==> flow/design.v (excerpt) <==
module top (
	input sysclk,     
	input rst,        
	input button_in,
	input [15:0] student_id,
	output[3:0] D5_out,	
	output[3:0] D4_out,	
	output[3:0] D3_out,	
	output[3:0] D2_out,	
	output[3:0] D1_out		
);
Settings: LEC_CHECK=0, CAP_MARGIN=20, CORE_ASPECT_RATIO=0.5, CORE_MARGIN=2, CORE_UTILIZATION=72, CTS_CLUSTER_DIAMETER=397, CTS_CLUSTER_SIZE=95, SLEW_MARGIN=20; clock period 17.4 ns.
run.sh (not shown) runs the stock make flow with config.mk's settings and CLKGATE_MAP_FILE=.
The starting point completed without violations.
Rerun with:
Settings changed: ABC_AREA from default to 1, CORE_ASPECT_RATIO 0.5 to default, CORE_UTILIZATION 72 to 71, CTS_CLUSTER_DIAMETER 397 to default, CTS_CLUSTER_SIZE 95 to 74.
Clock period 17.4 ns to 11.3 ns, I/O delays scaled along.
After rerunning: Now the flow did not get past global routing (GRT-0116); synthesized cell count went up by about a fifth; die area went up slightly; area after synthesis went down slightly.
Rerun with:
Settings changed: ABC_AREA 1 to default, CORE_UTILIZATION 71 to 40, CTS_CLUSTER_SIZE 74 to default.
Clock period 11.3 ns to 25.0 ns, I/O delays scaled along.
Effect:
- With this change the flow went through all stages and came out clean
- synthesized cell count drops by 15%
- area after synthesis goes up by 0.35%
- die area rose by 76%
Rerun with:
Settings changed: ABC_AREA from default to 1, CELL_PAD_IN_SITES_DETAIL_PLACEMENT from default to 1, CORE_MARGIN 2 to 6, CTS_CLUSTER_DIAMETER from default to 358, MAX_ROUTING_LAYER from default to met4, PLACE_DENSITY_LB_ADDON from default to 0.17.
The changed run went through all stages and came out clean.
First-iteration DRC count goes down by 42%.
Setup slack degrades by 1.4 ns.
Synthesized area came out lower by 0.35%.
Count of clock-buffer cells in the layout does not change.
Rerun with:
Settings changed: CELL_PAD_IN_SITES_DETAIL_PLACEMENT 1 to 0, CORE_ASPECT_RATIO from default to 0.98, CTS_CLUSTER_DIAMETER 358 to 369, CTS_CLUSTER_SIZE from default to 93, GPL_ROUTABILITY_DRIVEN from default to 0, GPL_TIMING_DRIVEN from default to 0, HOLD_SLACK_MARGIN from default to 0.27, MAX_ROUTING_LAYER met4 to met5, SETUP_SLACK_MARGIN from default to 5.0.
Outcome:
- The new run completed with no timing, DRC or antenna violations
- maximum frequency grows by about 14%
- final cell count grows by 0.92%
- power is lower by 1.6%
- sequential share of layout area drops by 0.22 points
- worst setup slack gains 2.6 ns
- global-route usage fell by 2.8 points
- sequential power barely changes

* * *

== epsilon ==
top again, from the RTL that the note above started with.
==> flow/design.v (excerpt) <==
module top (
	input sysclk,     
	input rst,        
	input button_in,
	input [15:0] student_id,
	output[3:0] D5_out,	
	output[3:0] D4_out,	
	output[3:0] D3_out,	
	output[3:0] D2_out,	
	output[3:0] D1_out		
);
wire tick500;
wire tick5s;
wire [15:0] curtime;
wire [15:0] curhash;
wire disp;
rtcClkDivider clkd(
	.sys_clk(sysclk),    
	.rst(rst),
	.tick_500Hz(tick500), 
	.tick_5s(tick5s)
	);
timekeeper timekep(
	.clk(sysclk),    
	.rst(rst),
	.en(tick5s),
	.cur_time(curtime)	
	);
hasher hs(
	.clk(sysclk),  
	.rst(rst),
	.en(tick5s),
	.cur_time(curtime),
	.student_id(student_id),
	.cur_hash(curhash)	
	);
buttonFsm button(
	.clk(sysclk),
	.rst(rst),
	.en(tick500),
	.button(button_in),    
	.stateful_button(disp)
	);
b16toBCD display(
	.to_display(curhash),
	.enable(disp),
	.D5(D5_out),	
	.D4(D4_out),
	.D3(D3_out),
	.D2(D2_out),
	.D1(D1_out)
	);
endmodule
make LEC_CHECK=0 ABC_AREA=1 CAP_MARGIN=20 CORE_MARGIN=2 CORE_UTILIZATION=71 CTS_CLUSTER_SIZE=72 HOLD_SLACK_MARGIN=-0.1 SLEW_MARGIN=20 finish   # period 12.3 ns
epsilon did not finish: a tool error stopped it during 5_1_grt.
[inputs] beta vs epsilon
- CTS_CLUSTER_SIZE: 72 -> unset
- HOLD_SLACK_MARGIN: -0.1 -> unset
- ABC_AREA: 1 -> unset
- SETUP_SLACK_MARGIN: unset -> -0.02
- the clock period (ns, I/O delays scaled along): 12.3 -> 13.2
### Flow results
- The sequential share of the synthesized area of epsilon and that of beta are within noise of each other.
- beta: post-synthesis cell area 83 um^2 above epsilon
- From epsilon to beta the numbers moved as follows: post-cts sizing count fell by 160; AND-OR/OR-AND share of the synthesized area +10 points; worst slack at placement +2.25 ns; synthesized instance count went down 529.
- beta completed end to end; final checks failed (setup timing).

* * *

Starting RTL as in the previous note.
clock: 25.0 ns
lec_check: 0
cap_margin: 0
cell_pad_in_sites_global_placement: 2
core_margin: 2
core_utilization: 40
cts_cluster_diameter: 396
cts_cluster_size: 100
place_density_lb_addon: 0.05
setup_slack_margin: -2.0
slew_margin: 20
The starting point completed without violations.
Next try:
Settings changed: CAP_MARGIN 0 to 20, CELL_PAD_IN_SITES_DETAIL_PLACEMENT set to 1, CELL_PAD_IN_SITES_GLOBAL_PLACEMENT 2 to unset, CORE_MARGIN 2 to 7, CTS_CLUSTER_DIAMETER 396 to 291, CTS_CLUSTER_SIZE 100 to unset, PLACE_DENSITY_LB_ADDON 0.05 to 0.17, SETUP_SLACK_MARGIN -2.0 to unset.
What happened: The changed run produced a clean layout. Die area came out higher by 8.3%. Cell area is about the same. Core utilization drops by 0.12 points. Setup slack degrades by 89 ps. Non-clock buffer count decreases by 2. Via count came out higher by 3.9%. Routed wire length is higher by 7.0%. Worst hold slack improves by 7.9 ps. Combinational power went up by about 3%.
Next try:
Settings changed: CELL_PAD_IN_SITES_DETAIL_PLACEMENT 1 to unset, CORE_MARGIN 7 to 2, CORE_UTILIZATION 40 to 30, CTS_CLUSTER_DIAMETER 291 to 395, CTS_CLUSTER_SIZE set to 99, PLACE_DENSITY_LB_ADDON 0.17 to unset.
Result: Cell area increases by 1.6%. Clock power is higher by about 6%. Setup slack is better by 280 ps. Global-route usage came out lower by 5.9 points. Total power goes down by 2.2%. Cell count goes up by 7.4%. Utilization shrinks by 11 points. Synthesized cell count stays the same. Synthesized area does not change. Wire length drops by 13%. Fmax rises by 1.4%.
Next try:
Settings changed: ABC_AREA set to 1, CORE_UTILIZATION 30 to 40, CTS_CLUSTER_DIAMETER 395 to unset, CTS_CLUSTER_SIZE 99 to unset, GPL_ROUTABILITY_DRIVEN set to 0, SETUP_SLACK_MARGIN set to 5.0.
- The changed run completed with no timing, DRC or antenna violations
- utilization goes up by 11 points
- routed wire length is lower by 3.3%
- clock power is lower by about 5%
- total power is higher by 14%
- setup slack gains 1100 ps
- final cell count is higher by 8.2%
Next try:
Settings changed: CORE_UTILIZATION 40 to 19, CTS_CLUSTER_DIAMETER set to 301, CTS_CLUSTER_SIZE set to 98, GPL_ROUTABILITY_DRIVEN 0 to unset.
Result: The new run finished with timing, DRC and antenna clean; setup slack got worse by 60 ps; cell area came out higher by about 4%; die area rose by about 110%; combinational power goes up by about 6%; cell count rises by about 20%.
Next try:
Settings changed: ABC_AREA 1 to unset, CORE_UTILIZATION 19 to 40, CTS_CLUSTER_DIAMETER 301 to 352, CTS_CLUSTER_SIZE 98 to unset, PLACE_DENSITY_LB_ADDON set to 0.17, SETUP_SLACK_MARGIN 5.0 to unset.
=> Global-route usage grows by 12 points; routed wire length grows by about 3%; count of clock-buffer cells in the layout shrinks by 1; critical path depth shrinks by 46; total power shrinks by 16%.

* * *

Starting RTL as in the previous note.
clock: 12.3 ns
lec_check: 0
abc_area: 1
cap_margin: 20
core_margin: 2
core_utilization: 71
cts_cluster_size: 74
hold_slack_margin: -0.09
slew_margin: 20
The first run ended with an error in global routing with GRT-0116.
Then changed:
Settings changed: ABC_AREA 1 to default, CTS_CLUSTER_SIZE 74 to default, HOLD_SLACK_MARGIN -0.09 to -0.07.
Clock period 12.3 ns to 12.7 ns, I/O delays scaled along.
This time the run finished but fails on negative setup slack.
Area after synthesis is higher by 0.35%.
Die area goes up by 0.34%.
Synthesized cell count falls by 15%.
Then changed:
Settings changed: ABC_AREA from default to 1, CTS_CLUSTER_DIAMETER from default to 219, CTS_CLUSTER_SIZE from default to 74.
Effect:
- This time the run never finished: it broke off in global routing on GRT-0232
- synthesized cell count rose by about a fifth
- die area decreases slightly
- area after synthesis fell slightly
Then changed:
Settings changed: ABC_AREA 1 to default, CORE_UTILIZATION 71 to 40, CTS_CLUSTER_DIAMETER 219 to default, CTS_CLUSTER_SIZE 74 to default, HOLD_SLACK_MARGIN -0.07 to default.
Clock period 12.7 ns to 20.1 ns, I/O delays scaled along.
Result: The new run completed without violations. Area after synthesis goes up slightly. Synthesized cell count goes down by about a fifth. Die size goes up by well over a third.
Then changed:
Settings changed: CTS_CLUSTER_DIAMETER from default to 395, CTS_CLUSTER_SIZE from default to 98, SETUP_SLACK_MARGIN from default to 5.0.
Clock period 20.1 ns to 25.0 ns, I/O delays scaled along.
Outcome:
- worst setup slack gains 4800 ps
- non-clock buffer count goes up by 2
- cell area barely changes
- sequential share of layout area is about the same
- clock power came out lower by a quarter to a third
- core utilization barely changes
- via count stays flat
Then changed:
Settings changed: ABC_AREA from default to 1, CELL_PAD_IN_SITES_DETAIL_PLACEMENT from default to 0, CORE_MARGIN 2 to 6, CTS_CLUSTER_DIAMETER 395 to 369, CTS_CLUSTER_SIZE 98 to 93, MAX_ROUTING_LAYER from default to met4, PLACE_DENSITY_LB_ADDON from default to 0.17, SETUP_SLACK_MARGIN 5.0 to default.
Outcome: Clock power rises by a few percent; final cell count rises by about a fifth; cell area falls slightly.

* * *

Starting RTL as in the previous note.
==> flow/design.v (excerpt) <==
module top (
	input sysclk,     
	input rst,        
	input button_in,
	input [15:0] student_id,
	output[3:0] D5_out,	
	output[3:0] D4_out,	
	output[3:0] D3_out,	
	output[3:0] D2_out,	
	output[3:0] D1_out		
);
wire tick500;
wire tick5s;
wire [15:0] curtime;
wire [15:0] curhash;
wire disp;
rtcClkDivider clkd(
	.sys_clk(sysclk),    
	.rst(rst),
	.tick_500Hz(tick500), 
	.tick_5s(tick5s)
	);
timekeeper timekep(
	.clk(sysclk),    
	.rst(rst),
	.en(tick5s),
	.cur_time(curtime)	
	);
hasher hs(
	.clk(sysclk),  
	.rst(rst),
	.en(tick5s),
	.cur_time(curtime),
	.student_id(student_id),
	.cur_hash(curhash)	
	);
buttonFsm button(
	.clk(sysclk),
	.rst(rst),
	.en(tick500),
	.button(button_in),    
	.stateful_button(disp)
	);
b16toBCD display(
	.to_display(curhash),
	.enable(disp),
	.D5(D5_out),	
	.D4(D4_out),
	.D3(D3_out),
	.D2(D2_out),
	.D1(D1_out)
	);
endmodule
make LEC_CHECK=0 CAP_MARGIN=20 CORE_MARGIN=2 CORE_UTILIZATION=45 CTS_CLUSTER_SIZE=31 GPL_TIMING_DRIVEN=0 MAX_ROUTING_LAYER=met5 PLACE_DENSITY_LB_ADDON=0.0 SETUP_SLACK_MARGIN=5.0 SLEW_MARGIN=20 TNS_END_PERCENT=30 finish   # period 21.2 ns
Then changed:
==> flow/config.mk (replaced) <==
export PLATFORM = sky130hd
export DESIGN_NAME = top
export DESIGN_NICKNAME = top
export VERILOG_FILES = /design/flow/design.v
export SDC_FILE = /design/flow/constraint.sdc
export NUM_CORES = 4
export LEC_CHECK = 0
export CAP_MARGIN = 20
export CORE_MARGIN = 2
export CORE_UTILIZATION = 60
export SLEW_MARGIN = 20
==> flow/constraint.sdc (replaced) <==
create_clock -name core_clock -period 13.6 [get_ports {sysclk}]
set_input_delay 2.7200 -clock core_clock [delete_from_list [all_inputs] [get_ports {sysclk}]]
set_output_delay 2.7200 -clock core_clock [all_outputs]
set_load 0.01 [all_outputs]
- worst setup slack gets worse by 5.1 ns
- sequential power rises by 56%
- critical path depth rises by 1
- hold slack stays flat
- via count rises by about 1.9%
- total power rises by about 56%
- clock power rises by 53%
Then changed:
--- a/flow/config.mk
+++ b/flow/config.mk
@@ -7,0 +8 @@
+export ABC_AREA = 1
@@ -10 +11 @@
-export CORE_UTILIZATION = 60
+export CORE_UTILIZATION = 55
==> flow/constraint.sdc (replaced) <==
create_clock -name core_clock -period 15.4 [get_ports {sysclk}]
set_input_delay 3.0800 -clock core_clock [delete_from_list [all_inputs] [get_ports {sysclk}]]
set_output_delay 3.0800 -clock core_clock [all_outputs]
set_load 0.01 [all_outputs]
Result: With this change the flow finished but fails on negative setup slack. Combinational power came out higher by roughly a tenth. Die area came out higher by a little under a tenth. Synthesized area came out lower slightly.
Then changed:
--- a/flow/config.mk
+++ b/flow/config.mk
@@ -11 +11,3 @@
-export CORE_UTILIZATION = 55
+export CORE_UTILIZATION = 71
+export CTS_CLUSTER_DIAMETER = 322
+export CTS_CLUSTER_SIZE = 24
==> flow/constraint.sdc (replaced) <==
create_clock -name core_clock -period 12.3 [get_ports {sysclk}]
set_input_delay 2.4600 -clock core_clock [delete_from_list [all_inputs] [get_ports {sysclk}]]
set_output_delay 2.4600 -clock core_clock [all_outputs]
set_load 0.01 [all_outputs]
=> The new run died in global routing on GRT-0116; die area is lower by 22%; synthesized cell count stays the same; area after synthesis is unchanged.
Then changed:
--- a/flow/config.mk
+++ b/flow/config.mk
@@ -8 +7,0 @@
-export ABC_AREA = 1
@@ -11,3 +10 @@
-export CORE_UTILIZATION = 71
-export CTS_CLUSTER_DIAMETER = 322
-export CTS_CLUSTER_SIZE = 24
+export CORE_UTILIZATION = 30
==> flow/constraint.sdc (replaced) <==
create_clock -name core_clock -period 20.1 [get_ports {sysclk}]
set_input_delay 4.0200 -clock core_clock [delete_from_list [all_inputs] [get_ports {sysclk}]]
set_output_delay 4.0200 -clock core_clock [all_outputs]
set_load 0.01 [all_outputs]
Outcome:
- With this change the flow passed the timing, design-rule and antenna checks
- die size rose by 130%
- synthesized cell count is lower by about 15%
- area after synthesis goes up by 0.35%
Then changed:
--- a/flow/config.mk
+++ b/flow/config.mk
@@ -10 +10,3 @@
-export CORE_UTILIZATION = 30
+export CORE_UTILIZATION = 57
+export CTS_CLUSTER_DIAMETER = 365
+export CTS_CLUSTER_SIZE = 14
==> flow/constraint.sdc (replaced) <==
create_clock -name core_clock -period 12.0 [get_ports {sysclk}]
set_input_delay 2.4000 -clock core_clock [delete_from_list [all_inputs] [get_ports {sysclk}]]
set_output_delay 2.4000 -clock core_clock [all_outputs]
set_load 0.01 [all_outputs]
Effect:
- With this change the flow produced a layout that fails on negative setup slack
- global-route usage climbs by 18 points
- sequential power climbs by well over a third
- sequential share of layout area drops by 2.5 points
- synthesized area stays the same

* * *

Starting RTL as in the previous note.
// top
module top (
	input sysclk,     
	input rst,        
	input button_in,
	input [15:0] student_id,
	output[3:0] D5_out,	
	output[3:0] D4_out,	
	output[3:0] D3_out,	
	output[3:0] D2_out,	
	output[3:0] D1_out		
);
wire tick500;
wire tick5s;
wire [15:0] curtime;
wire [15:0] curhash;
wire disp;
rtcClkDivider clkd(
	.sys_clk(sysclk),    
	.rst(rst),
	.tick_500Hz(tick500), 
	.tick_5s(tick5s)
	);
timekeeper timekep(
	.clk(sysclk),    
	.rst(rst),
	.en(tick5s),
	.cur_time(curtime)	
	);
hasher hs(
	.clk(sysclk),  
	.rst(rst),
	.en(tick5s),
	.cur_time(curtime),
	.student_id(student_id),
	.cur_hash(curhash)	
	);
buttonFsm button(
	.clk(sysclk),
	.rst(rst),
	.en(tick500),
	.button(button_in),    
	.stateful_button(disp)
	);
b16toBCD display(
	.to_display(curhash),
	.enable(disp),
	.D5(D5_out),	
	.D4(D4_out),
	.D3(D3_out),
	.D2(D2_out),
	.D1(D1_out)
	);
endmodule
Settings: LEC_CHECK=0, ABC_AREA=1, CAP_MARGIN=30, CELL_PAD_IN_SITES_DETAIL_PLACEMENT=1, CELL_PAD_IN_SITES_GLOBAL_PLACEMENT=1, CORE_ASPECT_RATIO=0.64, CORE_MARGIN=2, CORE_UTILIZATION=22, CTS_CLUSTER_DIAMETER=167, CTS_CLUSTER_SIZE=77, MAX_ROUTING_LAYER=met4, MIN_ROUTING_LAYER=met2, PLACE_DENSITY=0.41, SETUP_SLACK_MARGIN=-1.82, SLEW_MARGIN=40, TNS_END_PERCENT=100; clock period 31.2 ns.
The first run passed the timing, design-rule and antenna checks.
Then changed:
==> flow/config.mk (replaced) <==
export PLATFORM = sky130hd
export DESIGN_NAME = top
export DESIGN_NICKNAME = top
export VERILOG_FILES = /design/flow/design.v
export SDC_FILE = /design/flow/constraint.sdc
export NUM_CORES = 4
export LEC_CHECK = 0
export CAP_MARGIN = 20
export CORE_MARGIN = 2
export CORE_UTILIZATION = 54
export SETUP_SLACK_MARGIN = 3.9
export SLEW_MARGIN = 20
==> flow/constraint.sdc (replaced) <==
create_clock -name core_clock -period 13.6 [get_ports {sysclk}]
set_input_delay 2.7200 -clock core_clock [delete_from_list [all_inputs] [get_ports {sysclk}]]
set_output_delay 2.7200 -clock core_clock [all_outputs]
set_load 0.01 [all_outputs]
The new run went through all stages and came out clean.
Power rose to 2.7 times its value.
Die area fell by about 60%.
Final area grows by about 18%.
Then changed:
--- a/flow/config.mk
+++ b/flow/config.mk
@@ -10,2 +10 @@
-export CORE_UTILIZATION = 54
-export SETUP_SLACK_MARGIN = 3.9
+export CORE_UTILIZATION = 71
==> flow/constraint.sdc (replaced) <==
create_clock -name core_clock -period 12.3 [get_ports {sysclk}]
set_input_delay 2.4600 -clock core_clock [delete_from_list [all_inputs] [get_ports {sysclk}]]
set_output_delay 2.4600 -clock core_clock [all_outputs]
set_load 0.01 [all_outputs]
After rerunning:
- With this change the flow ran to the end with violations: setup timing
- critical path depth goes up by 3
- clock power came out higher by about 2%
- synthesized cell count is unchanged
- combinational power drops by 11%
- worst hold slack gets better by 0.0055 ns
- setup slack got worse by 1.5 ns
- count of clock-buffer cells in the layout rises by 2
- core utilization rose by 20 points
- total power goes down by 9.2%
- final area drops by 3.3%
- routed wire length climbs by 24%
Then changed:
--- a/flow/config.mk
+++ b/flow/config.mk
@@ -10,0 +11,2 @@
+export CTS_CLUSTER_DIAMETER = 29
+export SETUP_SLACK_MARGIN = 3.82
==> flow/constraint.sdc (replaced) <==
create_clock -name core_clock -period 13.2 [get_ports {sysclk}]
set_input_delay 2.6400 -clock core_clock [delete_from_list [all_inputs] [get_ports {sysclk}]]
set_output_delay 2.6400 -clock core_clock [all_outputs]
set_load 0.01 [all_outputs]
The new run aborted during global routing. Synthesized area is unchanged. Synthesized cell count is unchanged. Die area does not change.
Then changed:
--- a/flow/config.mk
+++ b/flow/config.mk
@@ -7,0 +8 @@
+export ABC_AREA = 1
@@ -11,2 +12,2 @@
-export CTS_CLUSTER_DIAMETER = 29
-export SETUP_SLACK_MARGIN = 3.82
+export CTS_CLUSTER_SIZE = 40
+export HOLD_SLACK_MARGIN = -0.09
==> flow/constraint.sdc (replaced) <==
create_clock -name core_clock -period 12.3 [get_ports {sysclk}]
set_input_delay 2.4600 -clock core_clock [delete_from_list [all_inputs] [get_ports {sysclk}]]
set_output_delay 2.4600 -clock core_clock [all_outputs]
set_load 0.01 [all_outputs]
Effect: The new run failed in global routing (GRT-0116). Synthesized cell count increases by about a fifth. Die size went down slightly. Area after synthesis is lower slightly.
Then changed:
--- a/flow/config.mk
+++ b/flow/config.mk
@@ -8 +7,0 @@
-export ABC_AREA = 1
@@ -12,2 +11,2 @@
-export CTS_CLUSTER_SIZE = 40
-export HOLD_SLACK_MARGIN = -0.09
+export CTS_CLUSTER_SIZE = 37
+export HOLD_SLACK_MARGIN = -0.1
The changed run completed and failed the layout checks on setup timing.
Synthesized cell count fell by 15%.
Die area rose by 0.34%.
Area after synthesis rose by 0.35%.
Power is estimated from default activity; no workload was simulated.
